Setup of nickel:
Design color_match, start of the top module:
module color_match (
    input  wire       clk,
    input  wire       rst_n,
    input  wire [7:0] get_r,
    input  wire [7:0] get_g,
    input  wire [7:0] get_b,
    input  wire [7:0] set_r,
    input  wire [7:0] set_g,
    input  wire [7:0] set_b,
    input  wire [2:0] threshold_level,
    output wire [8:0] get_h,
    output wire [7:0] get_s,
    output wire [7:0] get_v,
    output wire [8:0] set_h,
    output wire [7:0] set_s,
    output wire [7:0] set_v,
    output wire [1:0] similar_flag
);
clock: 48.5 ns
lec_check: 0
abc_area: 1
cap_margin: 20
core_margin: 2
core_utilization: 27
cts_cluster_diameter: 317
gpl_routability_driven: 0
gpl_timing_driven: 1
hold_slack_margin: 0.26
min_routing_layer: met2
place_density: 0.6
slew_margin: 20
tns_end_percent: 40
run.sh (not shown) runs the stock make flow with config.mk's settings and CLKGATE_MAP_FILE=.
> inputs changed (nickel -> juniper)
- CTS_CLUSTER_DIAMETER no longer set, was 317
- ABC_AREA no longer set, was 1
- MIN_ROUTING_LAYER no longer set, was met2
- GPL_ROUTABILITY_DRIVEN no longer set, was 0
- CORE_UTILIZATION now 40, was 27
- HOLD_SLACK_MARGIN no longer set, was 0.26
- TNS_END_PERCENT no longer set, was 40
- GPL_TIMING_DRIVEN no longer set, was 1
- the clock period (ns, I/O delays scaled along) now 28.0, was 48.5
## What came out
juniper completed; timing, DRC and antenna clean
Taking nickel as the reference, in juniper area after synthesis moved up, total number of vias lower, area overhead of the layout relative to synthesis increased by 8.0 points relative to the old numbers, wire length of the first global-routing pass saw a decrease.
The cell with the largest stage delay on the worst path comes out dfrtp_1 in one run and or4b_2 in the other, namely in nickel and juniper respectively.
Comparing juniper and nickel, cell count in the Yosys report is higher on nickel.
Between juniper and nickel, the difference in latest clock arrival within the worst-skew pair is negligible.
The met3 layer usage reported by global route in juniper was lower than what nickel gave.
Setup changes, juniper to pepper
- putting GPL_ROUTABILITY_DRIVEN at 0 where nothing was set
- swapping 2 for 3 in CORE_MARGIN
- putting CELL_PAD_IN_SITES_GLOBAL_PLACEMENT at 1 where nothing was set
- putting MIN_ROUTING_LAYER at met2 where nothing was set
- clearing PLACE_DENSITY, which used to be 0.6
- putting CTS_CLUSTER_SIZE at 45 where nothing was set
- putting MAX_ROUTING_LAYER at met5 where nothing was set
[summary]
- On number of gates on the worst path with buffers counted: between juniper and pepper, it ends up lower for juniper.
- Looking only at via count of the first global-routing pass, and setting everything else aside, the lower value of juniper and pepper goes to juniper.
- Going from juniper to pepper, the global-route wire length before repair was found to have gone up by 12%.
- Comparing juniper and pepper, first-iteration DRC count is higher on pepper.
- pepper: clock-buffer cell count is 1 higher than what juniper reported.
- pepper: final standard cell area without fillers higher than juniper
- When pepper is measured against juniper, its aggregate routed wire length turns out about 15% higher.
> inputs changed (pepper -> violet)
- clearing MIN_ROUTING_LAYER, which used to be met2
- putting SETUP_SLACK_MARGIN at -2.0 where nothing was set
- putting TNS_END_PERCENT at 60 where nothing was set
- putting PLACE_DENSITY at 0.6 where nothing was set
- clearing GPL_ROUTABILITY_DRIVEN, which used to be 0
- putting CORE_ASPECT_RATIO at 1.22 where nothing was set
- clearing CTS_CLUSTER_SIZE, which used to be 45
- clearing MAX_ROUTING_LAYER, which used to be met5
- clearing CELL_PAD_IN_SITES_GLOBAL_PLACEMENT, which used to be 1
- swapping 3 for 2 in CORE_MARGIN
Results
- Ran to the end and failed final checks on negative setup slack: violet.
- violet — final non-filler cell total 156 lower, pepper as reference
- In violet the count of antenna diodes in the layout turned out 5 lower than in pepper.
- Against pepper as the reference, violet delivers a lower via count.
- Going from pepper to violet, worst setup slack lower; flop share of the area rose by 0.77 points.
- Re detailed placement HPWL: pepper was higher than violet.
## Diff of input files: indigo against violet
- CTS_CLUSTER_DIAMETER: unset -> 49
- SETUP_SLACK_MARGIN: -2.0 -> unset
- CORE_UTILIZATION: 40 -> 48
- CTS_CLUSTER_SIZE: unset -> 100
- PLACE_DENSITY: 0.6 -> unset
- TNS_END_PERCENT: 60 -> unset
- CORE_ASPECT_RATIO: 1.22 -> unset
- ABC_AREA: unset -> 1
Results
- indigo finished every step from synthesis to the final layout, and the layout passed the timing, design-rule and antenna checks.
- Of indigo and violet, the higher floorplan net count belongs to indigo.
- Compared with violet, indigo shows a tally of clock buffers in the finished layout that is 2 higher.
- Delta (indigo minus violet): share of the final layout cell area in sequential cells picked up an extra 0.48 points; setup slack of the critical path after layout picked up an extra 2.74 ns.
Edits applied to the flow inputs when going from indigo to quartz:
- CTS_CLUSTER_DIAMETER: 49 -> 179
- CORE_UTILIZATION: 48 -> 72
- PLACE_DENSITY: unset -> 0.39
- the clock period (ns, I/O delays scaled along): 28.0 -> 25.7
### Flow results
- Relative to indigo, the final cell area reported for quartz is higher.
- On worst hold slack across all endpoints, quartz and indigo are basically level.
- Aggregate routed wire length (quartz vs. indigo) increases by a few percent
- quartz vs indigo: share of the cycle needed by the critical path after routing up in quartz
- Summary of quartz over indigo: share of the core filled with cells higher, cell count lower, clock-buffer cell count lower.
- Floorplan die area delta for quartz relative to indigo: 33% lower


## run 1
color_match again, from the RTL that the note above started with.
make LEC_CHECK=0 CAP_MARGIN=20 CORE_MARGIN=2 CORE_UTILIZATION=65 MAX_ROUTING_LAYER=met4 SETUP_SLACK_MARGIN=4.39 SLEW_MARGIN=20 finish   # period 29.6 ns
#### Input delta (run 2 over run 1)
# run 1
export LEC_CHECK = 0
export CAP_MARGIN = 20
export CORE_MARGIN = 2
export CORE_UTILIZATION = 65
export MAX_ROUTING_LAYER = met4
export SETUP_SLACK_MARGIN = 4.39
export SLEW_MARGIN = 20
create_clock -name core_clock -period 29.6 [get_ports {clk}]
# run 2
export LEC_CHECK = 0
export CAP_MARGIN = 20
export CORE_MARGIN = 2
export CORE_UTILIZATION = 52
export CTS_CLUSTER_SIZE = 99
export PLACE_DENSITY = 0.6
export SETUP_SLACK_MARGIN = 4.07
export SLEW_MARGIN = 20
create_clock -name core_clock -period 17.2 [get_ports {clk}]
- Run 2: flow complete, layout not clean; failing: setup timing
- Cmp run 2 vs run 1: post-layout instance area higher in run 2
- Looking at met2 usage, run 2 sits 2.3 points lower than run 1 does.
- Diff run 1 -> run 2: achievable clock frequency grew by about 8%, setup slack decreased by 10.41 ns relative to the old numbers.
- Run 1 -> run 2: clock slew at the register clock pins of the worst setup and hold paths flat
Relative to run 2, the following input files were edited for run 3:
# run 2
export LEC_CHECK = 0
export CAP_MARGIN = 20
export CORE_MARGIN = 2
export CORE_UTILIZATION = 52
export CTS_CLUSTER_SIZE = 99
export PLACE_DENSITY = 0.6
export SETUP_SLACK_MARGIN = 4.07
export SLEW_MARGIN = 20
create_clock -name core_clock -period 17.2 [get_ports {clk}]
# run 3
export LEC_CHECK = 0
export CAP_MARGIN = 20
export CORE_MARGIN = 2
export CORE_UTILIZATION = 62
export CTS_CLUSTER_DIAMETER = 235
export CTS_CLUSTER_SIZE = 99
export PLACE_DENSITY = 0.6
export SLEW_MARGIN = 20
create_clock -name core_clock -period 17.2 [get_ports {clk}]
==> comparison <==
Standard cell core area is higher on run 2
Going from run 2 to run 3, effective utilization at floorplan picked up an extra 10 points, overall die height saw a decrease, die boundary width shrank by about 8%.
Die size: run 3 is under run 2
Of run 3 and run 2, only run 3 never reached the final stage.
Nothing crashed in run 2 and all stages finished; the problem is that the final layout failed, the offending checks being setup timing.
From run 2 to run 3 the numbers moved as follows: routability congestion estimate from global placement went down about 2%, CTS buffer count held, total instance count after detailed placement went down 3.0%.
Edits applied to the flow inputs when going from run 3 to run 4:
# run 3
export LEC_CHECK = 0
export CAP_MARGIN = 20
export CORE_MARGIN = 2
export CORE_UTILIZATION = 62
export CTS_CLUSTER_DIAMETER = 235
export CTS_CLUSTER_SIZE = 99
export PLACE_DENSITY = 0.6
export SLEW_MARGIN = 20
create_clock -name core_clock -period 17.2 [get_ports {clk}]
# run 4
export LEC_CHECK = 0
export ABC_AREA = 1
export CAP_MARGIN = 20
export CORE_MARGIN = 2
export CORE_UTILIZATION = 59
export CTS_CLUSTER_DIAMETER = 340
export CTS_CLUSTER_SIZE = 37
export PLACE_DENSITY = 0.6
export SLEW_MARGIN = 20
create_clock -name core_clock -period 22.7 [get_ports {clk}]
- Post-synthesis share of cell area spent on and-or and or-and gates (lower): run 4
- No crash in run 4: every stage finished, but the layout fails its final checks due to setup timing.
- Against run 3, number of cells in the design after placement in run 4 rose slightly.
- Starting utilization of the core area (lower): run 4
- Per the comparison of run 4 with run 3, core box area rose by about 4.6%; net count of the mapped netlist higher.


color_match again, from the RTL that the note above started with.
make LEC_CHECK=0 ABC_AREA=1 CAP_MARGIN=20 CORE_MARGIN=2 CORE_UTILIZATION=71 CTS_CLUSTER_DIAMETER=236 CTS_CLUSTER_SIZE=33 HOLD_SLACK_MARGIN=-0.1 SLEW_MARGIN=20 finish   # period 24.1 ns
The baseline produced a layout that fails on negative setup slack.
Then changed:
CAP_MARGIN = 5   (was 20)
CTS_CLUSTER_DIAMETER = 393   (was 236)
clock period = 18.3 ns   (was 24.1 ns; I/O delays follow)
Result: The new run aborted during clock tree synthesis; area after synthesis is unchanged; die area does not change; synthesized cell count does not change.
Then changed:
ABC_AREA = unset   (was 1)
CAP_MARGIN = 20   (was 5)
CORE_UTILIZATION = 40   (was 71)
CTS_CLUSTER_DIAMETER = unset   (was 393)
CTS_CLUSTER_SIZE = unset   (was 33)
HOLD_SLACK_MARGIN = unset   (was -0.1)
PLACE_DENSITY = 0.6   (was unset)
clock period = 27.2 ns   (was 18.3 ns; I/O delays follow)
The changed run completed with no timing, DRC or antenna violations.
Area after synthesis climbs by 0.72%.
Die size climbs by 77%.
Synthesized cell count drops by 15%.
Then changed:
CORE_UTILIZATION = 72   (was 40)
CTS_CLUSTER_SIZE = 37   (was unset)
PLACE_DENSITY = unset   (was 0.6)
SETUP_SLACK_MARGIN = 4.43   (was unset)
clock period = 29.6 ns   (was 27.2 ns; I/O delays follow)
This time the run aborted during global routing (GRT-0232).
Area after synthesis is unchanged.
Die size goes down by 44%.
Synthesized cell count is unchanged.
